$ cat config.mk
export PLATFORM = sky130hd
export DESIGN_NAME = RegFile
export DESIGN_NICKNAME = RegFile
export VERILOG_FILES = /design/flow/design.v
export SDC_FILE = /design/flow/constraint.sdc
export NUM_CORES = 4
export LEC_CHECK = 0
export CAP_MARGIN = 20
export CORE_ASPECT_RATIO = 0.7
export CORE_MARGIN = 3
export CORE_UTILIZATION = 68
export CTS_CLUSTER_SIZE = 37
export GPL_TIMING_DRIVEN = 1
export MAX_ROUTING_LAYER = met4
export SETUP_SLACK_MARGIN = 0.37
export SLEW_MARGIN = 20
export TNS_END_PERCENT = 100
$ cat constraint.sdc
create_clock -name core_clock -period 3.45 [get_ports {clk}]
set_input_delay 0.6900 -clock core_clock [delete_from_list [all_inputs] [get_ports {clk}]]
set_output_delay 0.6900 -clock core_clock [all_outputs]
set_load 0.01 [all_outputs]
$ cat design.v
module RegFile(  
   input clk,
   input reset,
   input [3:0] A1,
   input [3:0] A2,
   input [3:0] A3,    
   input [31:0] WD3,  
   input RegWrite,    
   input [31:0] PCPlus8,    
   output [31:0] RD1,    
   output [31:0] RD2    
   );
   reg[31:0] R[15:0]; 
   integer i;
   always @ (posedge clk or posedge reset)
   begin   
         if (reset) 
         begin
            for (i=0; i<16 ;i=i+1)
            begin
				R[i] <= 32'b0;
            end
         end
         else 
         begin         
            if(RegWrite == 1'b1) begin  
               R[A3] <= WD3;
            end
            R[15] <= PCPlus8;
         end
   end
   assign RD1 = R[A1];
   assign RD2 = R[A2];
endmodule
$ cat run.sh
#!/bin/bash
# the make line also repeats each setting of config.mk as NAME=value (left out here)
make -C /OpenROAD-flow-scripts/flow DESIGN_CONFIG=/design/flow/config.mk WORK_HOME=/design/flow/orfs CLKGATE_MAP_FILE= finish
==> results.py, run 1 <==
# Flow results
metrics = {
    "logic_synthesis": {
        "flop_cell": "dfrtp_1",
        "netlist.top_cell.by_area": "dfrtp_1",
        "synth_cell_types": 59,
        "synth_warnings": 2,
        "synthArstFlopShare_pct": 100,
        "top_cell": "dfrtp_1",
        "yosys.area.top_type_share_pct": 47.3,
        "topCombFamilyByArea": "multiplexers",
        "top_cells_by_area": "dfrtp_1 47%, mux2_2 21%, a22oi_1 3.8%",
        "fp_nets": 2411,
        "ys_sh_simple_pct": 5.82,
        "synthesis.area_sq_um": 27100,
        "ys_seq_share_pct": 47.3,
        "synth_cells": 2332,
        "ys_area_sq_um": 27100,
        "synth_stat.cells": 2332,
        "ys_sh_mux_pct": 25.9,
        "common_cells": "512 x dfrtp_1, 496 x mux2_2, 136 x a22oi_1",
        "yosys.area_share.aoi_pct": 16.5,
        "synth_flops": 512,
        "yosys.area_share.adder_pct": 0,
        "edf_count": 0,
        "ys_sh_xor_pct": 0,
        "avgSynthCellArea_sq_um": 11.6,
    },
    "timing": {
        "rsz0062_at_grt": "yes",
        "setup_violations": 1,
        "worst_slack_ns": -0.162,
        "period_used_pct": 105,
        "hold_viol": 0,
        "skew_ns": 0,
        "slew-limit-headroom_pct": 41.9,
        "slew_viol_final": 0,
        "fmax_ghz": 0.277,
        "finalCriticalPeriod_ns": 3.61,
        "tightest_slew_ns": 0.872,
    },
    "placement": {
        "dpl_cell_area_sq_um": 30800,
        "placedCellCount": 3028,
        "place_hpwl_microns": 68500,
        "dp_slack_ns": -0.139,
        "port_buffers": 142,
        "routabilityCongestion": 0.988,
    },
    "floorplan": {
        "coreArea_sq_um": 38900,
        "die_w_microns": 245,
        "die-area_sq_um": 42300,
        "fp_util_pct": 69.7,
        "io_pins": 143,
        "die_h_microns": 173,
        "rows": 60,
    },
    "clocking": {
        "htreeDepth": 2,
        "cts_buffer_depth": 3,
        "cts_tree": "done",
        "cts.clk_slew.worst_paths_ns": 0.10,
        "cts-buffers-inserted": 48,
        "cts_root_buf": "clkbuf_16",
        "clock_latency_ns": 0.60,
        "clock_sink_count": 512,
    },
    "critical_path": {
        "critical_path_required_ns": 2.76,
        "crit_fanout": 9,
        "cpLargestDelayFamily": "AND-OR/OR-AND gates",
        "slowest_delay_ns": 0.77,
        "worst_r2r_startpoint": "R[0][12]",
        "rr_worst_depth": 1,
        "path_common_cell": "buf_12",
        "crit_type": "input port to output port",
        "r2r-end": "R[0][12]",
        "slowest_stage": "a222oi_1",
        "setup.worst_path.start": "A2[3]",
        "start_kind": "input port",
        "worstPathArrival_ns": 2.92,
        "critical_path_buf_inv_count": 5,
        "path_depth": 10,
        "crit_chain": "buf_6 -> buf_12 -> nor2_1 -> and2_4 -> buf_12 -> buf_8 -> a222oi_1 -> and2b_1 -> a31oi_1 -> buf_2",
        "crit_end": "RD2[16]",
        "rrSetupSlack_ns": 2.27,
        "crit_path_end_kind": "output port",
    },
    "pwr": {
        "power_clock_w": 0.00575,
        "ir_drop_v": 0.000537,
        "p_comb_share_pct": 24.9,
        "power_per_cell_area_nw_per_um2": 566,
        "p_seq_w": 0.00874,
        "power_leader": "sequential cells",
        "power.total_w": 0.0193,
        "seq_power_share_pct": 45.3,
        "pwr-share-clk_pct": 29.8,
        "switchingPower_w": 0.00653,
        "p_comb_w": 0.00479,
        "switching_share_pct": 33.9,
        "power_leakage_nw": 14.7,
        "internal_power_w": 0.0128,
    },
    "routing": {
        "viasPerCell": 8.28,
        "drt_iter0_markers": 5788,
        "via_count": 26511,
        "drtPass1Iterations": 22,
        "antenna_left": 0,
        "drt-total-wl_microns": 126000,
        "drc_errors": 0,
        "wl_per_cell_microns": 39.4,
    },
    "global_route": {
        "grt_overflow": 0,
        "grt_pass1_vias": 26031,
        "grt.total_usage_pct": 57.1,
        "grt_pass1_wl_microns": 173000,
        "grt_max_degree": 104,
        "antenna_found_initial": 7,
    },
    "run": {
        "drv_cap": 0,
        "warning_count": 35,
    },
    "min_path": {
        "whs_path_depth": 1,
        "min_from": "PCPlus8[12]",
        "hold_path.class": "input port to flip-flop",
        "min_to": "R[15][12]",
    },
    "cells_and_area": {
        "post-route-util_pct": 87.5,
        "nNetsFinal": 2708,
        "stdcell_area_sq_um": 34000,
        "syn_to_final_growth_pct": 25.7,
        "final_cells": 3203,
    },
    "run_status": {
        "violations": "negative setup slack",
        "status": "finished with violations",
    },
}
## through the flow
step | setup TNS [ns] | hold WS (ns)
2_1_floorplan | -2146.47 | 0.474
3_3_place_gp | -0.0275 | 0.493
3_5_place_dp | -0.388 | 0.500
4_1_cts | 0 | 0.511
5_1_grt | -0.0664 | 0.516
6_report | -0.162 | 0.503
## routing by layer
| layer | vias to the layer above | GRT usage, % | wire [microns] |
|---|---|---|---|
| li1 | 9466 | - | - |
| met1 | 12513 | 70.4 | 41000 |
| met2 | 3266 | 73.6 | 48500 |
| met3 | 1266 | 29.0 | 24600 |
| met4 | 0 | 36.2 | 12200 |
| met5 | - | - | 0 |
## repair_timing
action,CTS,global route
pin swaps,27,41
buffers inserted,34,33
endpoints found under the hold margin,0,0
cloned,9,2
hold buffers,0,0
resized,185,166
endpoints found under the setup margin,64,62
## cell type report
class | instances | area (sq um)
clock inverters | 14 | 178
clock buffers | 70 | 1390
fillers | 1735 | 4850
repair buffers | 477 | 5090
diodes | 13 | 32.5
flip-flops and latches | 512 | 12800
well taps | 527 | 659
inverters | 27 | 105
multi-input cells | 1563 | 13800
==> run 2: changes to the inputs <==
CORE_UTILIZATION = 66   (was 68)
CTS_CLUSTER_SIZE = unset   (was 37)
clock period = 3.66 ns   (was 3.45 ns; I/O delays follow)
==> results.py, run 2 <==
# Flow results
metrics = {
    "critical_path": {
        "r2r-end": "R[11][31]",
        "cpLargestDelayFamily": "buffers and inverters",
        "crit_type": "input port to output port",
        "rr_worst_depth": 1,
        "worstPathArrival_ns": 2.74,
        "start_kind": "input port",
        "slowest_delay_ns": 0.54,
        "slowest_stage": "clkdlybuf4s50_1",
        "critical_path_buf_inv_count": 5,
        "crit_fanout": 14,
        "worst_r2r_startpoint": "R[11][31]",
        "crit_chain": "buf_2 -> buf_12 -> nor2_2 -> buf_4 -> a22oi_1 -> o22ai_1 -> a21oi_1 -> a21oi_1 -> buf_4 -> clkdlybuf4s50_1",
        "crit_path_end_kind": "output port",
        "setup.worst_path.start": "A2[1]",
        "crit_end": "RD2[28]",
        "rrSetupSlack_ns": 2.77,
        "critical_path_required_ns": 2.93,
        "path_depth": 10,
    },
    "cells_and_area": {
        "nNetsFinal": 2611,
        "syn_to_final_growth_pct": 21.4,
        "fillers": 2252,
        "post-route-util_pct": 82.1,
        "seq_area_sq_um": 12800,
        "comb_area_sq_um": 13500,
    },
    "routing": {
        "viasPerCell": 7.59,
        "drtPass1Iterations": 8,
        "drc_errors": 0,
        "drt_iter0_markers": 3651,
        "wl_per_cell_microns": 33.6,
        "antenna_left": 0,
        "drt-total-wl_microns": 105000,
        "via_count": 23580,
    },
    "logic_synthesis": {
        "synth_flops": 512,
        "ys_sh_mux_pct": 25.9,
        "fp_nets": 2411,
        "synth_warnings": 2,
        "top_cells_by_area": "dfrtp_1 47%, mux2_2 21%, a22oi_1 3.8%",
        "flop_cell": "dfrtp_1",
        "synth_stat.cells": 2332,
        "yosys.area.top_type_share_pct": 47.3,
        "synthesis.area_sq_um": 27100,
        "netlist.top_cell.by_area": "dfrtp_1",
        "ys_sh_simple_pct": 5.82,
        "ys_sh_xor_pct": 0,
        "yosys.area_share.adder_pct": 0,
        "ys_area_sq_um": 27100,
        "topCombFamilyByArea": "multiplexers",
        "ys_seq_share_pct": 47.3,
        "yosys.area_share.aoi_pct": 16.5,
        "synth_cell_types": 59,
        "synthArstFlopShare_pct": 100,
        "common_cells": "512 x dfrtp_1, 496 x mux2_2, 136 x a22oi_1",
        "top_cell": "dfrtp_1",
        "synth_cells": 2332,
        "edf_count": 0,
        "avgSynthCellArea_sq_um": 11.6,
    },
    "pwr": {
        "power_per_cell_area_nw_per_um2": 531,
        "power_clock_w": 0.00542,
        "power_leader": "sequential cells",
        "p_comb_w": 0.00400,
        "seq_power_share_pct": 46.0,
        "pwr-share-clk_pct": 31.1,
        "ir_drop_v": 0.000495,
        "switchingPower_w": 0.00535,
        "p_seq_w": 0.00804,
        "switching_share_pct": 30.6,
        "p_comb_share_pct": 22.9,
        "internal_power_w": 0.0121,
        "power_leakage_nw": 14.1,
    },
    "min_path": {
        "min_from": "R[8][26]",
        "min_to": "R[8][26]",
        "whs_path_depth": 1,
        "hold_path.class": "flip-flop to flip-flop",
    },
    "floorplan": {
        "io_pins": 143,
        "fp_util_pct": 67.6,
        "die_w_microns": 248,
        "rows": 61,
        "coreArea_sq_um": 40100,
        "die-area_sq_um": 43500,
        "die_h_microns": 175,
    },
    "clocking": {
        "cts_buffer_depth": 3,
        "cts_tree": "done",
        "cts-buffers-inserted": 49,
        "cts_root_buf": "clkbuf_16",
        "clock_sink_count": 512,
        "cts.clk_slew.worst_paths_ns": 0.06,
        "clock_latency_ns": 0.60,
        "htreeDepth": 2,
    },
    "placement": {
        "dp_slack_ns": -0.154,
        "port_buffers": 142,
        "routabilityCongestion": 1.01,
        "place_hpwl_microns": 63300,
    },
    "global_route": {
        "grt_max_degree": 85,
        "grt.total_usage_pct": 48.9,
        "grt_pass1_vias": 23762,
        "antenna_found_initial": 2,
        "grt_overflow": 0,
        "grt_pass1_wl_microns": 153000,
    },
    "timing": {
        "slew_viol_final": 0,
        "setup_violations": 0,
        "skew_ns": 0,
        "finalCriticalPeriod_ns": 3.48,
        "worst_slack_ns": 0.183,
        "tightest_slew_ns": 0.887,
        "hold_viol": 0,
        "slew-limit-headroom_pct": 40.9,
        "rsz0062_at_grt": "yes",
        "period_used_pct": 95.0,
        "fmax_ghz": 0.288,
    },
    "run_status": {
        "status": "finished clean",
    },
    "run": {
        "warning_count": 31,
        "drv_cap": 0,
    },
}
## run 2: layout make-up
class | instances | share of cell area (%)
flip-flops and latches | 512 | 39.0
clock inverters | 20 | 0.848
diodes | 3 | 0.0228
multi-input cells | 1563 | 41.0
repair buffers | 379 | 12.6
clock buffers | 68 | 4.22
well taps | 535 | 2.04
inverters | 27 | 0.327
## run 2: stage by stage
stage | area [sq um] | cells | total power [W] | setup TNS (ns) | hold WS (ns)
after floorplan | 27100 | 2332 | 0.0102 | -2060.45 | 0.474
after global placement | 30300 | 2975 | 0.0116 | -0.813 | 0.495
after detailed placement | 30300 | 2975 | 0.0119 | -0.913 | 0.502
after CTS | 32500 | 3086 | 0.0172 | 0 | 0.514
after global routing | 32900 | 3106 | 0.0180 | 0 | 0.526
final | 32900 | 3107 | 0.0175 | 0 | 0.515
## run 2: routing by layer
| metal | routed length [microns] | global-route usage (%) | vias to the layer above |
|---|---|---|---|
| li1 | - | - | 9247 |
| met5 | 0 | - | - |
| met3 | 16800 | 17.8 | 606 |
| met1 | 37700 | 64.5 | 11631 |
| met2 | 43100 | 65.4 | 2096 |
| met4 | 7050 | 27.1 | 0 |
## run 2: timing repair
| action | in CTS | in global routing |
|---|---|---|
| hold buffers | 0 | 0 |
| setup buffers | 20 | 14 |
| resized | 149 | 108 |
| hold endpoints to repair | 0 | 0 |
| pin swaps | 9 | 29 |
| setup endpoints to repair | 64 | 42 |
| cloned | 3 | 4 |
==> run 3: changes to the inputs <==
ABC_AREA = 1   (was unset)
CORE_ASPECT_RATIO = unset   (was 0.7)
CORE_MARGIN = 7   (was 3)
CORE_UTILIZATION = 50   (was 66)
GPL_TIMING_DRIVEN = unset   (was 1)
HOLD_SLACK_MARGIN = 0.18   (was unset)
SETUP_SLACK_MARGIN = unset   (was 0.37)
TNS_END_PERCENT = unset   (was 100)
clock period = 6.0 ns   (was 3.66 ns; I/O delays follow)
==> results.py, run 3 <==
# Flow results
metrics = {
    "critical_path": {
        "path_depth": 11,
        "slowest_delay_ns": 0.70,
        "critical_path_required_ns": 4.80,
        "worst_r2r_startpoint": "R[12][12]",
        "rrSetupSlack_ns": 5.24,
        "crit_chain": "clkdlybuf4s50_1 -> inv_1 -> nor2_4 -> buf_12 -> nand3_1 -> nand2_1 -> inv_1 -> nand2_1 -> nor2_1 -> nand3_1 -> clkdlybuf4s50_1",
        "worstPathArrival_ns": 4.04,
        "setup.worst_path.start": "A2[2]",
        "crit_type": "input port to output port",
        "cpLargestDelayFamily": "buffers and inverters",
        "rr_worst_depth": 2,
        "start_kind": "input port",
        "crit_end": "RD2[26]",
        "critical_path_buf_inv_count": 5,
        "slowest_stage": "clkdlybuf4s50_1",
        "crit_fanout": 128,
        "crit_path_end_kind": "output port",
        "r2r-end": "R[12][12]",
    },
    "min_path": {
        "min_from": "R[13][6]",
        "min_to": "R[13][6]",
        "hold_path.class": "flip-flop to flip-flop",
        "whs_path_depth": 2,
    },
    "logic_synthesis": {
        "ys_sh_xor_pct": 0,
        "top_cell": "nand2_1",
        "synth_cell_types": 15,
        "top_cells_by_area": "dfrtp_1 47%, nand2_1 18%, nand3_1 15%",
        "yosys.area_share.adder_pct": 0,
        "yosys.area_share.aoi_pct": 8.75,
        "fp_nets": 4006,
        "yosys.area.top_type_share_pct": 46.7,
        "common_cells": "1326 x nand2_1, 834 x nand3_1, 512 x dfrtp_1",
        "synth_stat.cells": 3927,
        "ys_area_sq_um": 27500,
        "netlist.top_cell.by_area": "dfrtp_1",
        "synth_flops": 512,
        "avgSynthCellArea_sq_um": 6.99,
        "synthArstFlopShare_pct": 100,
        "ys_sh_simple_pct": 36.6,
        "ys_seq_share_pct": 46.7,
        "topCombFamilyByArea": "simple AND/OR/NAND/NOR gates",
        "synthesis.area_sq_um": 27500,
        "ys_sh_mux_pct": 0,
        "synth_warnings": 2,
        "synth_cells": 3927,
        "flop_cell": "dfrtp_1",
        "edf_count": 0,
    },
    "clocking": {
        "cts_resized": 0,
        "htreeDepth": 2,
        "clock_sink_count": 512,
        "clock_latency_ns": 0.63,
        "ctsHoldBuffers": 0,
        "cts-buffers-inserted": 58,
        "cts_tree": "done",
        "cts_buffer_depth": 3,
        "cts_setup_buffers": 0,
        "cts.clk_slew.worst_paths_ns": 0.06,
        "cts_root_buf": "clkbuf_16",
    },
    "global_route": {
        "grt_max_degree": 129,
        "grt_overflow": 0,
        "grt_pass1_wl_microns": 158000,
        "grt.total_usage_pct": 34.2,
        "antenna_found_initial": 1,
        "grt_pass1_vias": 26374,
    },
    "placement": {
        "port_buffers": 142,
        "dpl_cell_area_sq_um": 29500,
        "place_hpwl_microns": 56500,
        "routabilityCongestion": 0.836,
    },
    "pwr": {
        "switching_share_pct": 29.9,
        "power_per_cell_area_nw_per_um2": 326,
        "pwr-share-clk_pct": 38.5,
        "ir_drop_v": 0.000251,
        "power_clock_w": 0.00398,
        "seq_power_share_pct": 45.2,
        "power_leader": "sequential cells",
        "p_comb_w": 0.00168,
        "p_seq_w": 0.00467,
        "power_leakage_nw": 16.0,
        "internal_power_w": 0.00724,
        "p_comb_share_pct": 16.2,
        "switchingPower_w": 0.00309,
    },
    "timing": {
        "rsz0062_at_grt": "no",
        "fmax_ghz": 0.191,
        "tightest_slew_ns": 0.978,
        "holdWs_ns": 0.507,
        "period_used_pct": 87.4,
        "slew-limit-headroom_pct": 34.8,
        "slew_viol_final": 0,
        "finalCriticalPeriod_ns": 5.24,
        "setup_violations": 0,
        "hold_viol": 0,
        "skew_ns": 0,
    },
    "floorplan": {
        "fp_util_pct": 50.8,
        "die-area_sq_um": 61700,
        "io_pins": 143,
        "coreArea_sq_um": 54000,
        "rows": 85,
        "die_h_microns": 248,
        "die_w_microns": 248,
    },
    "run": {
        "warning_count": 35,
        "drv_cap": 0,
    },
    "routing": {
        "drt_iter0_markers": 2803,
        "antenna_left": 0,
        "via_count": 27405,
        "wl_per_cell_microns": 22.1,
        "drc_errors": 0,
        "viasPerCell": 5.90,
        "drtPass1Iterations": 5,
        "drt-total-wl_microns": 103000,
    },
    "cells_and_area": {
        "syn_to_final_growth_pct": 15.4,
        "nNetsFinal": 3978,
        "stdcell_area_sq_um": 31700,
    },
    "run_status": {
        "status": "finished clean",
    },
}
==> run 3: per-stage QoR <==
stage / std cells / setup TNS (ns) / total power (W) / util (%) / worst slack [ns]
2_1_floorplan: 3927 / -1101.99 / 0.00562 / - / -2.15
3_3_place_gp: 4535 / 0 / 0.00631 / 54.7 / 0.891
3_5_place_dp: 4535 / 0 / 0.00638 / 54.7 / 0.893
4_1_cts: 4643 / 0 / 0.0104 / 58.6 / 0.870
5_1_grt: 4644 / 0 / 0.0108 / 58.6 / 0.710
6_report: 4644 / 0 / 0.0103 / 58.6 / 0.759
==> run 3: layer usage <==
layer  track usage [%]  vias up  part of all wire [%]
li1                  -    12623                     -
met1              44.3    13017                    40
met2              53.6     1472                    46
met3              5.31      293                   9.2
met4              14.4        0                   4.5
met5                 -        -                     0
==> run 3: final cells by class <==
type	count	area (sq um)
fill	5120	22300
sequential	512	12800
multi-input combinational	2871	12700
timing repair buffer	213	2290
clock buffer	85	1760
inverter	243	916
tap	696	871
clock inverter	23	373
antenna	1	2.50
==> run 4: changes to the inputs <==
ABC_AREA = unset   (was 1)
CORE_ASPECT_RATIO = 0.7   (was unset)
CORE_MARGIN = 3   (was 7)
CORE_UTILIZATION = 70   (was 50)
CTS_CLUSTER_SIZE = 37   (was unset)
GPL_TIMING_DRIVEN = 1   (was unset)
HOLD_SLACK_MARGIN = unset   (was 0.18)
SETUP_SLACK_MARGIN = 0.37   (was unset)
TNS_END_PERCENT = 100   (was unset)
clock period = 3.12 ns   (was 6.0 ns; I/O delays follow)
==> results.py, run 4 <==
# Generated from Yosys and OpenROAD reports
metrics = {
    "placement": {
        "routabilityCongestion": 1.04,
        "dpl_cell_area_sq_um": 31200,
        "place_hpwl_microns": 67100,
        "port_buffers": 142,
    },
    "logic_synthesis": {
        "ys_sh_mux_pct": 25.9,
        "edf_count": 0,
        "top_cell": "dfrtp_1",
        "top_cells_by_area": "dfrtp_1 47%, mux2_2 21%, a22oi_1 3.8%",
        "synth_stat.cells": 2332,
        "synth_flops": 512,
        "ys_seq_share_pct": 47.3,
        "synthesis.area_sq_um": 27100,
        "yosys.area_share.adder_pct": 0,
        "avgSynthCellArea_sq_um": 11.6,
        "synth_cells": 2332,
        "flop_cell": "dfrtp_1",
        "common_cells": "512 x dfrtp_1, 496 x mux2_2, 136 x a22oi_1",
        "yosys.area_share.aoi_pct": 16.5,
        "synth_cell_types": 59,
        "ys_sh_simple_pct": 5.82,
        "ys_area_sq_um": 27100,
        "synth_warnings": 2,
        "fp_nets": 2411,
        "synthArstFlopShare_pct": 100,
        "topCombFamilyByArea": "multiplexers",
        "netlist.top_cell.by_area": "dfrtp_1",
        "yosys.area.top_type_share_pct": 47.3,
        "ys_sh_xor_pct": 0,
    },
    "run_status": {
        "stop_stage": "global routing",
        "error": "[ERROR GRT-0232] Routing congestion too high. Check the congestion heatmap in the GUI.",
        "status": "aborted with a tool error",
    },
    "floorplan": {
        "fp_util_pct": 71.9,
        "die-area_sq_um": 41100,
        "io_pins": 143,
        "die_h_microns": 171,
        "rows": 59,
        "coreArea_sq_um": 37600,
        "die_w_microns": 241,
    },
    "clocking": {
        "cts_buffer_depth": 3,
        "cts-buffers-inserted": 49,
        "htreeDepth": 2,
        "clock_sink_count": 512,
        "cts_root_buf": "clkbuf_16",
    },
    "global_route": {
        "grt_overflow": 3315,
        "grt.total_usage_pct": 109,
    },
}
[run 4: what timing repair did]
item / CTS
hold buffers: 0
buffers inserted: 72
gates resized: 527
cloned: 8
endpoints found under the setup margin: 64
pin swaps: 123
[run 4: per-stage QoR]
step	setup slack, ns	cells	setup TNS, ns
after CTS	0.208	3186	0
after detailed placement	-0.468	3016	-13.16
after global placement	-0.450	3016	-11.23
after floorplan	-4.46	2332	-2281.64
[run 4: layer usage]
metal,global-route usage [%],overflow
met1,100,394
met2,121,1779
met3,102,488
met4,113,654
met5,-,-
==> run 5: changes to the inputs <==
ABC_AREA = 1   (was unset)
CAP_MARGIN = 35   (was 20)
CELL_PAD_IN_SITES_DETAIL_PLACEMENT = 2   (was unset)
CELL_PAD_IN_SITES_GLOBAL_PLACEMENT = 0   (was unset)
CORE_ASPECT_RATIO = 1.3   (was 0.7)
CORE_MARGIN = 8   (was 3)
CORE_UTILIZATION = 39   (was 70)
CTS_CLUSTER_DIAMETER = 51   (was unset)
CTS_CLUSTER_SIZE = unset   (was 37)
GPL_TIMING_DRIVEN = 0   (was 1)
HOLD_SLACK_MARGIN = 0.11   (was unset)
MAX_ROUTING_LAYER = unset   (was met4)
PLACE_DENSITY_LB_ADDON = 0.09   (was unset)
SETUP_SLACK_MARGIN = 0.97   (was 0.37)
SLEW_MARGIN = 30   (was 20)
TNS_END_PERCENT = 40   (was 100)
clock period = 4.11 ns   (was 3.12 ns; I/O delays follow)
==> results.py, run 5 <==
# Generated from Yosys and OpenROAD reports
metrics = {
    "logic_synthesis": {
        "synth_warnings": 2,
        "yosys.area.top_type_share_pct": 46.7,
        "ys_sh_mux_pct": 0,
        "common_cells": "1326 x nand2_1, 834 x nand3_1, 512 x dfrtp_1",
        "synth_cells": 3927,
        "yosys.area_share.aoi_pct": 8.75,
        "synth_stat.cells": 3927,
        "synth_flops": 512,
        "ys_sh_simple_pct": 36.6,
        "flop_cell": "dfrtp_1",
        "topCombFamilyByArea": "simple AND/OR/NAND/NOR gates",
        "synth_cell_types": 15,
        "ys_seq_share_pct": 46.7,
        "synthArstFlopShare_pct": 100,
        "top_cell": "nand2_1",
        "top_cells_by_area": "dfrtp_1 47%, nand2_1 18%, nand3_1 15%",
        "edf_count": 0,
        "ys_area_sq_um": 27500,
        "ys_sh_xor_pct": 0,
        "netlist.top_cell.by_area": "dfrtp_1",
        "synthesis.area_sq_um": 27500,
        "fp_nets": 4006,
        "yosys.area_share.adder_pct": 0,
        "avgSynthCellArea_sq_um": 6.99,
    },
    "clocking": {
        "cts-buffers-inserted": 66,
        "htreeDepth": 3,
        "cts_root_buf": "clkbuf_16",
        "cts_buffer_depth": 3,
        "clock_sink_count": 512,
    },
    "placement": {
        "routabilityCongestion": 0.990,
        "place_hpwl_microns": 126000,
        "placedCellCount": 5010,
        "port_buffers": 141,
    },
    "floorplan": {
        "io_pins": 143,
        "coreArea_sq_um": 70100,
        "rows": 111,
        "die-area_sq_um": 79200,
        "die_w_microns": 249,
        "fp_util_pct": 39.1,
        "die_h_microns": 319,
    },
    "global_route": {
        "grt_overflow": 595,
        "grt.total_usage_pct": 81.9,
    },
    "run_status": {
        "error": "[ERROR GRT-0232] Routing congestion too high. Check the congestion heatmap in the GUI.",
        "status": "aborted with a tool error",
        "stop_stage": "global routing",
    },
}
==> run 5: routing by layer <==
layer | GRT overflow | track usage [%]
met5 | 4 | 41.9
met4 | 226 | 84.3
met3 | 16 | 72.2
met2 | 336 | 94.3
met1 | 13 | 80.0
==> run 5: stage by stage <==
stage                     hold WS, ns  util [%]  setup slack (ns)  cell area [sq um]
after global placement          0.489      42.8             -7.70              30000
after CTS                       0.391      51.3             0.877              36000
after detailed placement        0.504      43.8             -1.05              30700
after floorplan                 0.475         -             -3.66              27500
==> run 5: repair_timing <==
item / 4_1_cts
hold buffers: 0
setup buffers: 60
gates resized: 893
pin swaps: 32
endpoints found under the setup margin: 64
cloned: 7
==> run 6: changes to the inputs <==
ABC_AREA = unset   (was 1)
CAP_MARGIN = 20   (was 35)
CELL_PAD_IN_SITES_DETAIL_PLACEMENT = unset   (was 2)
CELL_PAD_IN_SITES_GLOBAL_PLACEMENT = unset   (was 0)
CORE_ASPECT_RATIO = unset   (was 1.3)
CORE_MARGIN = 2   (was 8)
CORE_UTILIZATION = 10   (was 39)
CTS_CLUSTER_DIAMETER = unset   (was 51)
GPL_TIMING_DRIVEN = unset   (was 0)
HOLD_SLACK_MARGIN = unset   (was 0.11)
PLACE_DENSITY_LB_ADDON = unset   (was 0.09)
SETUP_SLACK_MARGIN = unset   (was 0.97)
SLEW_MARGIN = 20   (was 30)
TNS_END_PERCENT = unset   (was 40)
clock period = 8.56 ns   (was 4.11 ns; I/O delays follow)
==> results.py, run 6 <==
# Flow results
metrics = {
    "run_status": {
        "status": "finished clean",
    },
    "critical_path": {
        "rrSetupSlack_ns": 7.71,
        "start_kind": "input port",
        "r2r-end": "R[5][29]",
        "path_depth": 8,
        "slowest_delay_ns": 0.67,
        "crit_end": "RD1[7]",
        "crit_type": "input port to output port",
        "rr_worst_depth": 1,
        "slowest_stage": "nor2b_1",
        "path_common_cell": "buf_4",
        "crit_fanout": 27,
        "setup.worst_path.start": "A1[1]",
        "crit_chain": "buf_4 -> nor2b_1 -> nand2_1 -> buf_4 -> o221ai_1 -> a21oi_1 -> a31oi_1 -> clkdlybuf4s50_1",
        "crit_path_end_kind": "output port",
        "worst_r2r_startpoint": "R[5][29]",
        "critical_path_buf_inv_count": 3,
        "critical_path_required_ns": 6.85,
        "cpLargestDelayFamily": "buffers and inverters",
        "worstPathArrival_ns": 5.39,
    },
    "placement": {
        "routabilityCongestion": 0.879,
        "dpl_cell_area_sq_um": 32600,
        "placedCellCount": 5895,
        "place_hpwl_microns": 80900,
        "port_buffers": 142,
    },
    "clocking": {
        "cts.clk_slew.worst_paths_ns": 0.07,
        "clock_sink_count": 512,
        "clock_latency_ns": 0.64,
        "cts_root_buf": "clkbuf_16",
        "cts_resized": 0,
        "cts-buffers-inserted": 57,
        "cts_setup_buffers": 0,
        "htreeDepth": 2,
        "cts_tree": "done",
        "cts_buffer_depth": 3,
        "ctsHoldBuffers": 0,
    },
    "global_route": {
        "antenna_found_initial": 51,
        "grt_overflow": 0,
        "grt_pass1_vias": 21994,
        "grt_pass1_wl_microns": 171000,
        "grt_max_degree": 167,
        "grt.total_usage_pct": 8.50,
    },
    "min_path": {
        "hold_path.class": "flip-flop to flip-flop",
        "min_to": "R[5][7]",
        "min_from": "R[5][7]",
        "whs_path_depth": 1,
    },
    "logic_synthesis": {
        "edf_count": 0,
        "fp_nets": 2411,
        "synth_warnings": 2,
        "flop_cell": "dfrtp_1",
        "synth_stat.cells": 2332,
        "ys_seq_share_pct": 47.3,
        "topCombFamilyByArea": "multiplexers",
        "ys_sh_mux_pct": 25.9,
        "ys_sh_xor_pct": 0,
        "synthArstFlopShare_pct": 100,
        "netlist.top_cell.by_area": "dfrtp_1",
        "ys_area_sq_um": 27100,
        "common_cells": "512 x dfrtp_1, 496 x mux2_2, 136 x a22oi_1",
        "top_cells_by_area": "dfrtp_1 47%, mux2_2 21%, a22oi_1 3.8%",
        "synthesis.area_sq_um": 27100,
        "top_cell": "dfrtp_1",
        "synth_cell_types": 59,
        "avgSynthCellArea_sq_um": 11.6,
        "yosys.area.top_type_share_pct": 47.3,
        "synth_cells": 2332,
        "ys_sh_simple_pct": 5.82,
        "synth_flops": 512,
        "yosys.area_share.aoi_pct": 16.5,
        "yosys.area_share.adder_pct": 0,
    },
    "pwr": {
        "internal_power_w": 0.00536,
        "power_per_cell_area_nw_per_um2": 224,
        "switchingPower_w": 0.00239,
        "power.total_w": 0.00775,
        "power_leader": "sequential cells",
        "switching_share_pct": 30.9,
        "power_clock_w": 0.00264,
        "p_comb_w": 0.00169,
        "power_leakage_nw": 12.9,
        "p_comb_share_pct": 21.8,
        "ir_drop_v": 0.000190,
        "pwr-share-clk_pct": 34.1,
        "seq_power_share_pct": 44.1,
        "p_seq_w": 0.00342,
    },
    "timing": {
        "holdWs_ns": 0.516,
        "slew-limit-headroom_pct": 23.6,
        "fmax_ghz": 0.141,
        "rsz0062_at_grt": "no",
        "setup_violations": 0,
        "period_used_pct": 83.0,
        "tightest_slew_ns": 1.14,
        "slew_viol_final": 0,
        "finalCriticalPeriod_ns": 7.10,
        "skew_ns": 0,
        "hold_viol": 0,
    },
    "routing": {
        "antenna_left": 0,
        "drt-total-wl_microns": 122000,
        "routed.top_layer": "met5",
        "drtPass1Iterations": 8,
        "dr_wl_met3_microns": 10800,
        "via_count": 22029,
        "wl_met1_microns": 46700,
        "route.met2.wl_microns": 57000,
        "drc_errors": 0,
        "drt_iter0_markers": 2605,
        "viasPerCell": 3.67,
        "wl_per_cell_microns": 20.3,
    },
    "cells_and_area": {
        "comb_area_sq_um": 13200,
        "fillers": 30464,
        "final_cells": 6009,
        "nNetsFinal": 2463,
        "seq_area_sq_um": 12800,
        "stdcell_area_sq_um": 34700,
        "syn_to_final_growth_pct": 27.9,
    },
    "floorplan": {
        "io_pins": 143,
        "fp_util_pct": 10.0,
        "die_h_microns": 524,
        "die_w_microns": 524,
        "coreArea_sq_um": 270000,
        "rows": 191,
        "die-area_sq_um": 275000,
    },
    "run": {
        "warning_count": 33,
        "drv_cap": 0,
    },
}
[run 6: layout make-up]
class	count	share of cell area, %
Tap cell	3570	12.9
Inverter	27	0.303
Timing Repair Buffer	223	5.89
Sequential cell	512	37.0
Clock buffer	82	4.85
Antenna cell	7	0.0506
Multi-Input combinational cell	1563	38.1
Clock inverter	25	0.975
[run 6: per-stage QoR]
| stage | worst slack [ns] | setup TNS (ns) | util [%] |
|---|---|---|---|
| 2_1_floorplan | -0.104 | -53.41 | - |
| 3_3_place_gp | 1.60 | 0 | 12.1 |
| 3_5_place_dp | 1.58 | 0 | 12.1 |
| 4_1_cts | 1.58 | 0 | 12.8 |
| 5_1_grt | 1.46 | 0 | 12.8 |
| 6_report | 1.46 | 0 | 12.8 |
[run 6: metal layers]
layer / GRT usage (%) / vias up
li1: - / 8950
met1: 10.3 / 11178
met2: 14.1 / 1450
met3: 1.76 / 421
met4: 4.58 / 30
met5: 0 / -
==> run 7: changes to the inputs <==
CAP_MARGIN = 0   (was 20)
CORE_ASPECT_RATIO = 0.7   (was unset)
CORE_UTILIZATION = 72   (was 10)
CTS_CLUSTER_SIZE = 63   (was unset)
GPL_TIMING_DRIVEN = 1   (was unset)
MAX_ROUTING_LAYER = met4   (was unset)
SETUP_SLACK_MARGIN = 0.11   (was unset)
TNS_END_PERCENT = 100   (was unset)
clock period = 3.12 ns   (was 8.56 ns; I/O delays follow)
==> results.py, run 7 <==
# Generated from Yosys and OpenROAD reports
metrics = {
    "logic_synthesis": {
        "top_cells_by_area": "dfrtp_1 47%, mux2_2 21%, a22oi_1 3.8%",
        "synth_flops": 512,
        "avgSynthCellArea_sq_um": 11.6,
        "ys_sh_simple_pct": 5.82,
        "topCombFamilyByArea": "multiplexers",
        "synthArstFlopShare_pct": 100,
        "synth_stat.cells": 2332,
        "fp_nets": 2411,
        "ys_area_sq_um": 27100,
        "ys_sh_xor_pct": 0,
        "flop_cell": "dfrtp_1",
        "synth_cells": 2332,
        "synth_warnings": 2,
        "synth_cell_types": 59,
        "yosys.area_share.aoi_pct": 16.5,
        "yosys.area_share.adder_pct": 0,
        "top_cell": "dfrtp_1",
        "common_cells": "512 x dfrtp_1, 496 x mux2_2, 136 x a22oi_1",
        "edf_count": 0,
        "ys_sh_mux_pct": 25.9,
        "yosys.area.top_type_share_pct": 47.3,
        "netlist.top_cell.by_area": "dfrtp_1",
        "synthesis.area_sq_um": 27100,
        "ys_seq_share_pct": 47.3,
    },
    "global_route": {
        "grt_overflow": 34,
        "grt.total_usage_pct": 83.9,
    },
    "clocking": {
        "cts_buffer_depth": 3,
        "cts_root_buf": "clkbuf_16",
        "cts-buffers-inserted": 49,
        "htreeDepth": 2,
        "ctsHoldBuffers": 0,
        "clock_sink_count": 512,
    },
    "placement": {
        "port_buffers": 142,
        "place_hpwl_microns": 69000,
        "routabilityCongestion": 1.03,
    },
    "floorplan": {
        "fp_util_pct": 72.9,
        "coreArea_sq_um": 37100,
        "die-area_sq_um": 39200,
        "die_h_microns": 166,
        "rows": 59,
        "die_w_microns": 236,
        "io_pins": 143,
    },
    "run_status": {
        "error": "[ERROR GRT-0232] Routing congestion too high. Check the congestion heatmap in the GUI.",
        "status": "aborted with a tool error",
        "stop_stage": "global routing",
    },
}
run 7: what timing repair did:
| item | in CTS |
|---|---|
| pin swaps | 34 |
| gates cloned | 4 |
| setup buffers | 27 |
| setup endpoints to repair | 64 |
| gates resized | 257 |
run 7: metrics by stage:
stage / util (%) / std cells / cell area, sq um / setup WS [ns]
floorplan: - / 2332 / 27100 / -4.46
global placement: 83.9 / 3017 / 31100 / -0.471
detailed placement: 83.9 / 3017 / 31100 / -0.481
CTS: 90.9 / 3134 / 33700 / 0.0160
run 7: layer usage:
layer / track usage [%] / overflow
met5: - / -
met4: 73.3 / 17
met3: 73.4 / 0
met2: 93.7 / 17
met1: 86.8 / 0
==> run 8: changes to the inputs <==
CAP_MARGIN = 20   (was 0)
CORE_ASPECT_RATIO = unset   (was 0.7)
CORE_UTILIZATION = 50   (was 72)
CTS_CLUSTER_SIZE = unset   (was 63)
GPL_TIMING_DRIVEN = unset   (was 1)
MAX_ROUTING_LAYER = unset   (was met4)
SETUP_SLACK_MARGIN = 0.49   (was 0.11)
TNS_END_PERCENT = unset   (was 100)
clock period = 5.61 ns   (was 3.12 ns; I/O delays follow)
==> results.py, run 8 <==
# Flow results
metrics = {
    "logic_synthesis": {
        "synth_cells": 2332,
        "top_cell": "dfrtp_1",
        "synth_cell_types": 59,
        "edf_count": 0,
        "avgSynthCellArea_sq_um": 11.6,
        "top_cells_by_area": "dfrtp_1 47%, mux2_2 21%, a22oi_1 3.8%",
        "yosys.area.top_type_share_pct": 47.3,
        "ys_area_sq_um": 27100,
        "common_cells": "512 x dfrtp_1, 496 x mux2_2, 136 x a22oi_1",
        "ys_seq_share_pct": 47.3,
        "synthArstFlopShare_pct": 100,
        "ys_sh_mux_pct": 25.9,
        "synth_stat.cells": 2332,
        "synth_flops": 512,
        "ys_sh_xor_pct": 0,
        "synth_warnings": 2,
        "yosys.area_share.adder_pct": 0,
        "netlist.top_cell.by_area": "dfrtp_1",
        "topCombFamilyByArea": "multiplexers",
        "synthesis.area_sq_um": 27100,
        "ys_sh_simple_pct": 5.82,
        "yosys.area_share.aoi_pct": 16.5,
        "flop_cell": "dfrtp_1",
        "fp_nets": 2411,
    },
    "run": {
        "warning_count": 33,
        "drv_cap": 0,
    },
    "pwr": {
        "power_leakage_nw": 13.0,
        "power_clock_w": 0.00382,
        "power_per_cell_area_nw_per_um2": 366,
        "power_leader": "sequential cells",
        "p_comb_w": 0.00243,
        "pwr-share-clk_pct": 33.3,
        "ir_drop_v": 0.000259,
        "p_comb_share_pct": 21.2,
        "switching_share_pct": 29.4,
        "seq_power_share_pct": 45.4,
        "internal_power_w": 0.00808,
        "switchingPower_w": 0.00337,
        "p_seq_w": 0.00520,
    },
    "floorplan": {
        "fp_util_pct": 50.4,
        "die_h_microns": 237,
        "io_pins": 143,
        "die-area_sq_um": 56100,
        "rows": 85,
        "coreArea_sq_um": 53700,
        "die_w_microns": 237,
    },
    "clocking": {
        "ctsHoldBuffers": 0,
        "htreeDepth": 2,
        "cts_setup_buffers": 0,
        "cts_root_buf": "clkbuf_16",
        "cts_tree": "done",
        "cts_resized": 0,
        "clock_sink_count": 512,
        "clock_latency_ns": 0.61,
        "cts-buffers-inserted": 56,
        "cts.clk_slew.worst_paths_ns": 0.06,
        "cts_buffer_depth": 3,
    },
    "timing": {
        "setup_violations": 0,
        "tightest_slew_ns": 1.12,
        "slew_viol_final": 0,
        "period_used_pct": 90.2,
        "fmax_ghz": 0.198,
        "hold_viol": 0,
        "finalCriticalPeriod_ns": 5.06,
        "skew_ns": 0,
        "slew-limit-headroom_pct": 25.1,
        "rsz0062_at_grt": "no",
    },
    "routing": {
        "dr_wl_met3_microns": 9730,
        "wl_per_cell_microns": 32.6,
        "drtPass1Iterations": 7,
        "drc_errors": 0,
        "via_count": 22063,
        "drt-total-wl_microns": 103000,
        "wl_met1_microns": 41200,
        "routed.top_layer": "met4",
        "route.met2.wl_microns": 46000,
        "drt_iter0_markers": 2574,
        "antenna_left": 0,
        "viasPerCell": 6.98,
    },
    "critical_path": {
        "worst_r2r_startpoint": "R[8][26]",
        "crit_chain": "buf_2 -> or3_1 -> a21oi_1 -> a2111oi_0 -> a21oi_1 -> clkdlybuf4s50_1",
        "rrSetupSlack_ns": 4.77,
        "critical_path_required_ns": 4.49,
        "crit_path_end_kind": "output port",
        "slowest_delay_ns": 0.71,
        "rr_worst_depth": 1,
        "start_kind": "input port",
        "slowest_stage": "a2111oi_0",
        "r2r-end": "R[8][26]",
        "critical_path_buf_inv_count": 2,
        "setup.worst_path.start": "A2[3]",
        "worstPathArrival_ns": 3.94,
        "path_common_cell": "a21oi_1",
        "path_depth": 6,
        "cpLargestDelayFamily": "AND-OR/OR-AND gates",
        "crit_type": "input port to output port",
        "crit_end": "RD2[31]",
        "crit_fanout": 28,
    },
    "placement": {
        "port_buffers": 142,
        "dpl_cell_area_sq_um": 29400,
        "placedCellCount": 3059,
        "place_hpwl_microns": 65200,
        "routabilityCongestion": 0.961,
    },
    "global_route": {
        "grt.total_usage_pct": 36.5,
        "grt_pass1_wl_microns": 150000,
        "grt_overflow": 0,
        "grt_max_degree": 118,
        "grt_pass1_vias": 22212,
        "antenna_found_initial": 0,
    },
    "cells_and_area": {
        "syn_to_final_growth_pct": 15.4,
        "stdcell_area_sq_um": 31300,
        "seq_area_sq_um": 12800,
        "final_cells": 3163,
        "post-route-util_pct": 58.2,
        "fillers": 4474,
        "nNetsFinal": 2500,
        "comb_area_sq_um": 13200,
    },
    "min_path": {
        "min_to": "R[8][0]",
        "hold_path.class": "flip-flop to flip-flop",
        "whs_path_depth": 1,
        "min_from": "R[8][0]",
    },
    "run_status": {
        "status": "finished clean",
    },
}
## run 8: stage by stage
step / hold slack (ns) / worst slack [ns] / power, W / setup TNS, ns
after floorplan: 0.474 / -2.46 / 0.00667 / -1261.73
after global placement: 0.488 / 0.654 / 0.00756 / 0
after detailed placement: 0.500 / 0.687 / 0.00764 / 0
after CTS: 0.513 / 0.665 / 0.0114 / 0
after global routing: 0.535 / 0.528 / 0.0119 / 0
final: 0.515 / 0.548 / 0.0115 / 0
## run 8: final cells by class
type | instances | area share [%]
repair buffers | 261 | 7.68
diodes | 3 | 0.0240
inverters | 27 | 0.336
flip-flops and latches | 512 | 41.0
multi-input cells | 1563 | 42.2
well taps | 696 | 2.79
clock inverters | 15 | 0.664
clock buffers | 86 | 5.33
## run 8: metal layers
layer / global-route usage (%) / vias up
met5: 0 / -
met4: 20.5 / 0
met3: 6.91 / 370
met2: 56.1 / 1427
met1: 48.6 / 11211
li1: - / 9055
==> run 9: changes to the inputs <==
ABC_AREA = 1   (was unset)
CORE_UTILIZATION = 27   (was 50)
CTS_CLUSTER_SIZE = 44   (was unset)
MIN_ROUTING_LAYER = met1   (was unset)
PLACE_DENSITY = 0.44   (was unset)
SETUP_SLACK_MARGIN = unset   (was 0.49)
TNS_END_PERCENT = 75   (was unset)
clock period = 7.06 ns   (was 5.61 ns; I/O delays follow)
==> results.py, run 9 <==
# Flow results
metrics = {
    "run_status": {
        "status": "finished clean",
    },
    "routing": {
        "via_count": 26354,
        "routed.top_layer": "met4",
        "antenna_left": 0,
        "drt-total-wl_microns": 114000,
        "wl_per_cell_microns": 21.4,
        "route.met2.wl_microns": 49900,
        "wl_met1_microns": 54500,
        "antennaDiodeCount": 0,
        "viasPerCell": 4.96,
        "dr_wl_met3_microns": 7020,
        "drt_iter0_markers": 2537,
        "drc_errors": 0,
        "drtPass1Iterations": 7,
    },
    "timing": {
        "finalSetupTns_ns": 0,
        "fmax_ghz": 0.169,
        "tightest_slew_ns": 1.07,
        "period_used_pct": 83.7,
        "slew-limit-headroom_pct": 28.6,
        "slew_viol_final": 0,
        "skew_ns": 0,
        "setup_violations": 0,
        "finalCriticalPeriod_ns": 5.91,
        "hold_viol": 0,
        "rsz0062_at_grt": "no",
    },
    "clocking": {
        "cts_root_buf": "clkbuf_16",
        "cts-buffers-inserted": 66,
        "ctsHoldBuffers": 0,
        "clock_sink_count": 512,
        "cts_buffer_depth": 3,
        "htreeDepth": 3,
        "cts_setup_buffers": 0,
        "cts.clk_slew.worst_paths_ns": 0.05,
        "clock_latency_ns": 0.61,
        "cts_tree": "done",
        "cts_resized": 0,
    },
    "critical_path": {
        "path_common_cell": "nand2_1",
        "rrSetupSlack_ns": 6.31,
        "cpLargestDelayFamily": "buffers and inverters",
        "critical_path_required_ns": 5.65,
        "worst_r2r_startpoint": "R[14][9]",
        "crit_end": "RD1[30]",
        "crit_path_end_kind": "output port",
        "crit_type": "input port to output port",
        "critical_path_buf_inv_count": 5,
        "start_kind": "input port",
        "crit_chain": "clkdlybuf4s50_1 -> nand2_1 -> inv_1 -> buf_12 -> nand3_1 -> nand2_1 -> nor2_1 -> nand2_1 -> inv_1 -> nand3_1 -> clkdlybuf4s50_1",
        "r2r-end": "R[14][9]",
        "slowest_stage": "inv_1",
        "rr_worst_depth": 2,
        "worstPathArrival_ns": 4.50,
        "slowest_delay_ns": 0.69,
        "path_depth": 11,
        "setup.worst_path.start": "A1[3]",
        "crit_fanout": 18,
    },
    "logic_synthesis": {
        "synth_flops": 512,
        "topCombFamilyByArea": "simple AND/OR/NAND/NOR gates",
        "edf_count": 0,
        "fp_nets": 4006,
        "synthesis.area_sq_um": 27500,
        "yosys.area_share.adder_pct": 0,
        "ys_sh_xor_pct": 0,
        "yosys.area_share.aoi_pct": 8.75,
        "synthArstFlopShare_pct": 100,
        "ys_sh_mux_pct": 0,
        "ys_sh_simple_pct": 36.6,
        "netlist.top_cell.by_area": "dfrtp_1",
        "synth_warnings": 2,
        "synth_cells": 3927,
        "yosys.area.top_type_share_pct": 46.7,
        "synth_stat.cells": 3927,
        "common_cells": "1326 x nand2_1, 834 x nand3_1, 512 x dfrtp_1",
        "ys_seq_share_pct": 46.7,
        "top_cells_by_area": "dfrtp_1 47%, nand2_1 18%, nand3_1 15%",
        "top_cell": "nand2_1",
        "ys_area_sq_um": 27500,
        "flop_cell": "dfrtp_1",
        "avgSynthCellArea_sq_um": 6.99,
        "synth_cell_types": 15,
    },
    "placement": {
        "port_buffers": 142,
        "routabilityCongestion": 0.785,
        "place_hpwl_microns": 66100,
        "placedCellCount": 5199,
        "dpl_cell_area_sq_um": 30400,
    },
    "pwr": {
        "p_comb_share_pct": 16.3,
        "p_comb_w": 0.00146,
        "pwr-share-clk_pct": 39.1,
        "internal_power_w": 0.00616,
        "power_leader": "sequential cells",
        "switching_share_pct": 31.1,
        "p_seq_w": 0.00398,
        "ir_drop_v": 0.000135,
        "power_per_cell_area_nw_per_um2": 274,
        "seq_power_share_pct": 44.6,
        "switchingPower_w": 0.00278,
        "power_clock_w": 0.00349,
        "power_leakage_nw": 16.0,
    },
    "cells_and_area": {
        "comb_area_sq_um": 12600,
        "post-route-util_pct": 32.4,
        "stdcell_area_sq_um": 32600,
        "seq_area_sq_um": 12800,
        "nNetsFinal": 3989,
        "final_cells": 5312,
        "fillers": 10939,
        "syn_to_final_growth_pct": 18.7,
    },
    "floorplan": {
        "die_h_microns": 323,
        "fp_util_pct": 27.3,
        "die-area_sq_um": 104000,
        "die_w_microns": 323,
        "io_pins": 143,
        "coreArea_sq_um": 100000,
        "rows": 116,
    },
    "run": {
        "drv_cap": 0,
        "warning_count": 29,
    },
    "min_path": {
        "whs_path_depth": 2,
        "hold_path.class": "flip-flop to flip-flop",
        "min_from": "R[0][11]",
        "min_to": "R[0][11]",
    },
    "global_route": {
        "grt_max_degree": 126,
        "antenna_found_initial": 2,
        "grt_pass1_vias": 25300,
        "grt_overflow": 0,
        "grt.total_usage_pct": 21.7,
        "grt_pass1_wl_microns": 170000,
    },
}
-- run 9: cell type report --
type | count | area share (%)
flip-flops and latches | 512 | 39.3
multi-input cells | 2871 | 38.8
repair buffers | 216 | 7.14
clock buffers | 97 | 6.05
well taps | 1357 | 5.21
inverters | 243 | 2.81
clock inverters | 16 | 0.699
-- run 9: per-stage QoR --
step,hold slack [ns],setup WS (ns),power [W]
after CTS,0.510,1.15,0.00901
after floorplan,0.475,-1.30,0.00478
after detailed placement,0.496,1.15,0.00548
after global routing,0.527,0.928,0.00939
after global placement,0.490,1.17,0.00547
final,0.506,1.15,0.00893
-- run 9: per-layer routing --
layer / up-vias / track usage (%)
met2: 864 / 33.3
met5: - / 0
met3: 129 / 3.37
met1: 12709 / 31.8
met4: 0 / 5.03
li1: 12652 / -
==> run 10: changes to the inputs <==
ABC_AREA = unset   (was 1)
CORE_UTILIZATION = 72   (was 27)
CTS_CLUSTER_SIZE = 36   (was 44)
MIN_ROUTING_LAYER = unset   (was met1)
PLACE_DENSITY = unset   (was 0.44)
SETUP_SLACK_MARGIN = 0.91   (was unset)
TNS_END_PERCENT = unset   (was 75)
clock period = 3.05 ns   (was 7.06 ns; I/O delays follow)
==> results.py, run 10 <==
# Generated from Yosys and OpenROAD reports
metrics = {
    "floorplan": {
        "die_w_microns": 198,
        "io_pins": 143,
        "die-area_sq_um": 39200,
        "coreArea_sq_um": 37400,
        "die_h_microns": 198,
        "fp_util_pct": 72.4,
        "rows": 71,
    },
    "logic_synthesis": {
        "synth_cell_types": 59,
        "yosys.area_share.aoi_pct": 16.5,
        "synth_stat.cells": 2332,
        "common_cells": "512 x dfrtp_1, 496 x mux2_2, 136 x a22oi_1",
        "synthArstFlopShare_pct": 100,
        "topCombFamilyByArea": "multiplexers",
        "synth_flops": 512,
        "ys_sh_simple_pct": 5.82,
        "synthesis.area_sq_um": 27100,
        "edf_count": 0,
        "ys_sh_xor_pct": 0,
        "ys_seq_share_pct": 47.3,
        "fp_nets": 2411,
        "flop_cell": "dfrtp_1",
        "top_cell": "dfrtp_1",
        "yosys.area.top_type_share_pct": 47.3,
        "synth_warnings": 2,
        "yosys.area_share.adder_pct": 0,
        "top_cells_by_area": "dfrtp_1 47%, mux2_2 21%, a22oi_1 3.8%",
        "netlist.top_cell.by_area": "dfrtp_1",
        "ys_area_sq_um": 27100,
        "ys_sh_mux_pct": 25.9,
        "synth_cells": 2332,
        "avgSynthCellArea_sq_um": 11.6,
    },
    "run_status": {
        "stop_stage": "clock tree synthesis",
        "error": "[ERROR DPL-0033] detailed placement checks failed during check placement.",
        "status": "aborted with a tool error",
    },
    "placement": {
        "port_buffers": 142,
        "place_hpwl_microns": 67100,
        "routabilityCongestion": 0.994,
    },
}
-- run 10: through the flow --
step           power, W  area, sq um  std cells  hold slack (ns)  worst slack [ns]
2_1_floorplan    0.0125        28100       2332            0.475             -4.51
3_3_place_gp     0.0141        31800       3044            0.490            -0.515
3_5_place_dp     0.0145        31800       3044            0.503            -0.537
==> run 11: changes to the inputs <==
CAP_MARGIN = 5   (was 20)
CTS_CLUSTER_SIZE = 34   (was 36)
GPL_ROUTABILITY_DRIVEN = 0   (was unset)
HOLD_SLACK_MARGIN = -0.09   (was unset)
SETUP_SLACK_MARGIN = unset   (was 0.91)
clock period = 3.12 ns   (was 3.05 ns; I/O delays follow)
==> results.py, run 11 <==
# Flow results
metrics = {
    "clocking": {
        "cts-buffers-inserted": 55,
        "ctsHoldBuffers": 0,
        "clock_latency_ns": 0.63,
        "cts_tree": "done",
        "cts_root_buf": "clkbuf_16",
        "cts_buffer_depth": 3,
        "clock_sink_count": 512,
        "htreeDepth": 2,
        "cts.clk_slew.worst_paths_ns": 0.07,
    },
    "placement": {
        "port_buffers": 142,
        "dpl_cell_area_sq_um": 31300,
        "placedCellCount": 3079,
        "place_hpwl_microns": 65000,
    },
    "critical_path": {
        "crit_chain": "buf_6 -> buf_6 -> buf_4 -> buf_4 -> nor2b_1 -> o22ai_1 -> a222oi_1 -> nor2b_2 -> a31oi_1 -> dlygate4sd2_1",
        "rr_worst_depth": 1,
        "setup.worst_path.start": "A2[0]",
        "worstPathArrival_ns": 2.74,
        "path_depth": 10,
        "crit_path_end_kind": "output port",
        "crit_end": "RD2[9]",
        "critical_path_required_ns": 2.50,
        "cpLargestDelayFamily": "buffers and inverters",
        "start_kind": "input port",
        "crit_fanout": 8,
        "rrSetupSlack_ns": 2.13,
        "r2r-end": "R[13][7]",
        "critical_path_buf_inv_count": 5,
        "crit_type": "input port to output port",
        "slowest_delay_ns": 0.41,
        "worst_r2r_startpoint": "R[13][7]",
        "slowest_stage": "a222oi_1",
    },
    "floorplan": {
        "fp_util_pct": 72.4,
        "rows": 71,
        "coreArea_sq_um": 37400,
        "io_pins": 143,
        "die_w_microns": 198,
        "die-area_sq_um": 39200,
        "die_h_microns": 198,
    },
    "global_route": {
        "antenna_found_initial": 7,
        "grt_pass1_wl_microns": 174000,
        "grt_overflow": 0,
        "grt_max_degree": 100,
        "grt.total_usage_pct": 61.0,
        "grt_pass1_vias": 27452,
    },
    "routing": {
        "drt_iter0_markers": 6264,
        "drc_errors": 0,
        "viasPerCell": 8.43,
        "via_count": 27235,
        "antenna_left": 0,
        "drt-total-wl_microns": 124000,
        "drtPass1Iterations": 17,
        "wl_per_cell_microns": 38.4,
    },
    "cells_and_area": {
        "stdcell_area_sq_um": 34100,
        "nNetsFinal": 2752,
        "final_cells": 3231,
        "seq_area_sq_um": 12800,
        "fillers": 1381,
        "comb_area_sq_um": 13500,
        "syn_to_final_growth_pct": 25.8,
    },
    "pwr": {
        "p_seq_w": 0.00966,
        "internal_power_w": 0.0147,
        "power.total_w": 0.0219,
        "pwr-share-clk_pct": 32.0,
        "power_leakage_nw": 14.8,
        "seq_power_share_pct": 44.1,
        "power_per_cell_area_nw_per_um2": 643,
        "switching_share_pct": 33.0,
        "switchingPower_w": 0.00724,
        "ir_drop_v": 0.000564,
        "p_comb_share_pct": 23.9,
        "power_clock_w": 0.00703,
        "power_leader": "sequential cells",
        "p_comb_w": 0.00524,
    },
    "timing": {
        "finalCriticalPeriod_ns": 3.36,
        "hold_viol": 0,
        "period_used_pct": 108,
        "worst_slack_ns": -0.243,
        "fmax_ghz": 0.297,
        "slew_viol_final": 0,
        "slew-limit-headroom_pct": 39.1,
        "tightest_slew_ns": 0.913,
        "holdWs_ns": 0.371,
        "rsz0062_at_grt": "yes",
        "skew_ns": 0,
        "setup_violations": 29,
        "finalSetupTns_ns": -2.03,
    },
    "logic_synthesis": {
        "synth_stat.cells": 2332,
        "synth_cells": 2332,
        "ys_sh_xor_pct": 0,
        "fp_nets": 2411,
        "topCombFamilyByArea": "multiplexers",
        "common_cells": "512 x dfrtp_1, 496 x mux2_2, 136 x a22oi_1",
        "ys_sh_simple_pct": 5.82,
        "yosys.area.top_type_share_pct": 47.3,
        "yosys.area_share.adder_pct": 0,
        "synth_flops": 512,
        "synth_cell_types": 59,
        "netlist.top_cell.by_area": "dfrtp_1",
        "ys_sh_mux_pct": 25.9,
        "edf_count": 0,
        "top_cells_by_area": "dfrtp_1 47%, mux2_2 21%, a22oi_1 3.8%",
        "synth_warnings": 2,
        "yosys.area_share.aoi_pct": 16.5,
        "flop_cell": "dfrtp_1",
        "synthesis.area_sq_um": 27100,
        "avgSynthCellArea_sq_um": 11.6,
        "ys_seq_share_pct": 47.3,
        "synthArstFlopShare_pct": 100,
        "ys_area_sq_um": 27100,
        "top_cell": "dfrtp_1",
    },
    "min_path": {
        "hold_path.class": "input port to asynchronous set/reset pin",
    },
    "run": {
        "warning_count": 32,
        "drv_cap": 0,
    },
    "run_status": {
        "violations": "negative setup slack",
        "status": "finished with violations",
    },
}
[run 11: final cells by class]
cell class	instances	share of cell area, %
multi-input cells	1563	39.6
flip-flops and latches	512	37.6
repair buffers	514	15.2
clock buffers	82	4.72
well taps	511	1.88
clock inverters	17	0.653
inverters	27	0.316
diodes	5	0.0367
[run 11: what timing repair did]
item / in CTS / in global routing
gates resized: 170 / 59
pin swaps: 13 / 16
cloned: 2 / 1
buffers inserted: 26 / 20
endpoints found under the setup margin: 64 / 34
[run 11: through the flow]
step,util (%),setup slack [ns]
detailed placement,83.8,-0.395
global placement,83.8,-0.335
finish,91.1,-0.243
floorplan,-,-4.46
CTS,90.2,-0.0776
global route,91.1,-0.203
[run 11: metal layers]
layer,vias to the layer above,wire [microns],global-route usage (%)
li1,9534,-,-
met1,12630,37000,70.8
met2,3528,47900,83.1
met3,1537,24000,32.9
met4,6,15000,49.8
met5,-,81,0
==> run 12: changes to the inputs <==
ABC_AREA = 1   (was unset)
CAP_MARGIN = 20   (was 5)
CORE_ASPECT_RATIO = 0.7   (was unset)
CORE_UTILIZATION = 58   (was 72)
CTS_CLUSTER_SIZE = unset   (was 34)
GPL_ROUTABILITY_DRIVEN = unset   (was 0)
GPL_TIMING_DRIVEN = 1   (was unset)
HOLD_SLACK_MARGIN = unset   (was -0.09)
MAX_ROUTING_LAYER = met4   (was unset)
SETUP_SLACK_MARGIN = 0.37   (was unset)
SLEW_MARGIN = 35   (was 20)
TNS_END_PERCENT = 100   (was unset)
clock period = 2.98 ns   (was 3.12 ns; I/O delays follow)
==> results.py, run 12 <==
# Flow results
metrics = {
    "run_status": {
        "status": "finished clean",
    },
    "logic_synthesis": {
        "ys_sh_simple_pct": 36.6,
        "yosys.area_share.adder_pct": 0,
        "ys_seq_share_pct": 46.7,
        "topCombFamilyByArea": "simple AND/OR/NAND/NOR gates",
        "yosys.area_share.aoi_pct": 8.75,
        "synth_stat.cells": 3927,
        "synth_warnings": 2,
        "ys_area_sq_um": 27500,
        "edf_count": 0,
        "netlist.top_cell.by_area": "dfrtp_1",
        "synth_cell_types": 15,
        "avgSynthCellArea_sq_um": 6.99,
        "synthArstFlopShare_pct": 100,
        "top_cells_by_area": "dfrtp_1 47%, nand2_1 18%, nand3_1 15%",
        "flop_cell": "dfrtp_1",
        "yosys.area.top_type_share_pct": 46.7,
        "common_cells": "1326 x nand2_1, 834 x nand3_1, 512 x dfrtp_1",
        "ys_sh_xor_pct": 0,
        "top_cell": "nand2_1",
        "ys_sh_mux_pct": 0,
        "fp_nets": 4006,
        "synth_flops": 512,
        "synthesis.area_sq_um": 27500,
        "synth_cells": 3927,
    },
    "critical_path": {
        "cpLargestDelayFamily": "buffers and inverters",
        "rrSetupSlack_ns": 2.18,
        "crit_path_end_kind": "output port",
        "crit_chain": "buf_6 -> buf_4 -> nor2_4 -> buf_12 -> buf_12 -> clkbuf_16 -> nand3_1 -> nand2_1 -> nor2_1 -> nand2_1 -> inv_1 -> nand3_2 -> buf_6",
        "crit_end": "RD1[4]",
        "slowest_delay_ns": 0.17,
        "start_kind": "input port",
        "rr_worst_depth": 2,
        "r2r-end": "R[4][22]",
        "critical_path_required_ns": 2.38,
        "worstPathArrival_ns": 2.15,
        "crit_fanout": 8,
        "critical_path_buf_inv_count": 7,
        "crit_type": "input port to output port",
        "setup.worst_path.start": "A1[2]",
        "slowest_stage": "clkbuf_16",
        "worst_r2r_startpoint": "R[4][22]",
        "path_depth": 13,
    },
    "pwr": {
        "power_per_cell_area_nw_per_um2": 563,
        "switchingPower_w": 0.00656,
        "seq_power_share_pct": 46.8,
        "p_comb_w": 0.00418,
        "pwr-share-clk_pct": 32.6,
        "switching_share_pct": 32.3,
        "power_leader": "sequential cells",
        "power_clock_w": 0.00662,
        "ir_drop_v": 0.000507,
        "p_seq_w": 0.00951,
        "internal_power_w": 0.0138,
        "p_comb_share_pct": 20.6,
        "power_leakage_nw": 18.2,
        "power.total_w": 0.0203,
    },
    "placement": {
        "dpl_cell_area_sq_um": 31300,
        "placedCellCount": 4570,
        "port_buffers": 142,
        "routabilityCongestion": 0.930,
        "place_hpwl_microns": 61000,
    },
    "routing": {
        "drt_iter0_markers": 4719,
        "drt-total-wl_microns": 115000,
        "drc_errors": 0,
        "drtPass1Iterations": 8,
        "viasPerCell": 6.35,
        "wl_per_cell_microns": 24.0,
        "via_count": 30411,
        "antenna_left": 0,
    },
    "global_route": {
        "grt_max_degree": 80,
        "antenna_found_initial": 0,
        "grt.total_usage_pct": 46.0,
        "grt_pass1_wl_microns": 167000,
        "grt_overflow": 0,
        "grt_pass1_vias": 28550,
    },
    "min_path": {
        "hold_path.class": "input port to asynchronous set/reset pin",
    },
    "cells_and_area": {
        "nNetsFinal": 4217,
        "syn_to_final_growth_pct": 31.4,
        "stdcell_area_sq_um": 36100,
        "fillers": 3274,
        "final_cells": 4787,
    },
    "timing": {
        "period_used_pct": 92.1,
        "fmax_ghz": 0.364,
        "slew-limit-headroom_pct": 37.8,
        "skew_ns": 0,
        "slew_viol_final": 0,
        "finalSetupTns_ns": 0,
        "tightest_slew_ns": 0.933,
        "setup_violations": 0,
        "finalCriticalPeriod_ns": 2.74,
        "hold_viol": 0,
        "holdWs_ns": 0.341,
        "rsz0062_at_grt": "yes",
    },
    "clocking": {
        "clock_sink_count": 512,
        "cts_buffer_depth": 3,
        "cts.clk_slew.worst_paths_ns": 0.06,
        "clock_latency_ns": 0.59,
        "cts-buffers-inserted": 52,
        "cts_root_buf": "clkbuf_16",
        "cts_tree": "done",
        "htreeDepth": 2,
    },
    "floorplan": {
        "die_w_microns": 264,
        "fp_util_pct": 58.9,
        "die-area_sq_um": 49100,
        "die_h_microns": 186,
        "coreArea_sq_um": 46600,
        "io_pins": 143,
        "rows": 66,
    },
    "run": {
        "drv_cap": 0,
        "warning_count": 31,
    },
}
==> run 12: final cells by class <==
class / instances / area (sq um) / share of cell area (%)
multi-input combinational: 2871 / 13300 / 37.0
sequential: 512 / 12800 / 35.5
clock inverter: 15 / 135 / 0.375
tap: 612 / 766 / 2.12
timing repair buffer: 458 / 6570 / 18.2
inverter: 243 / 918 / 2.55
clock buffer: 75 / 1510 / 4.18
antenna: 1 / 2.50 / 0.00694
==> run 12: repair_timing <==
item,CTS,global route
resized,375,274
setup endpoints to repair,64,63
setup buffers,50,28
cloned,32,16
pin swaps,18,134
hold endpoints to repair,0,0
hold buffers,0,0
==> run 12: layer usage <==
| metal | GRT usage [%] | part of all wire (%) | up-vias | routed length (microns) |
|---|---|---|---|---|
| met5 | - | 0 | - | 0 |
| met2 | 68.3 | 43 | 2394 | 49100 |
| met1 | 56.5 | 36 | 14253 | 41700 |
| met3 | 13.0 | 14 | 635 | 16500 |
| met4 | 27.1 | 6.6 | 0 | 7620 |
| li1 | - | - | 13129 | - |
==> run 12: through the flow <==
| step | utilization, % | setup WS [ns] |
|---|---|---|
| finish | 77.4 | 0.235 |
| floorplan | - | -4.57 |
| CTS | 74.0 | 0.278 |
| global placement | 67.1 | -0.566 |
| detailed placement | 67.1 | -0.574 |
| global route | 77.4 | 0.234 |
Power is estimated from default activity; no workload was simulated.
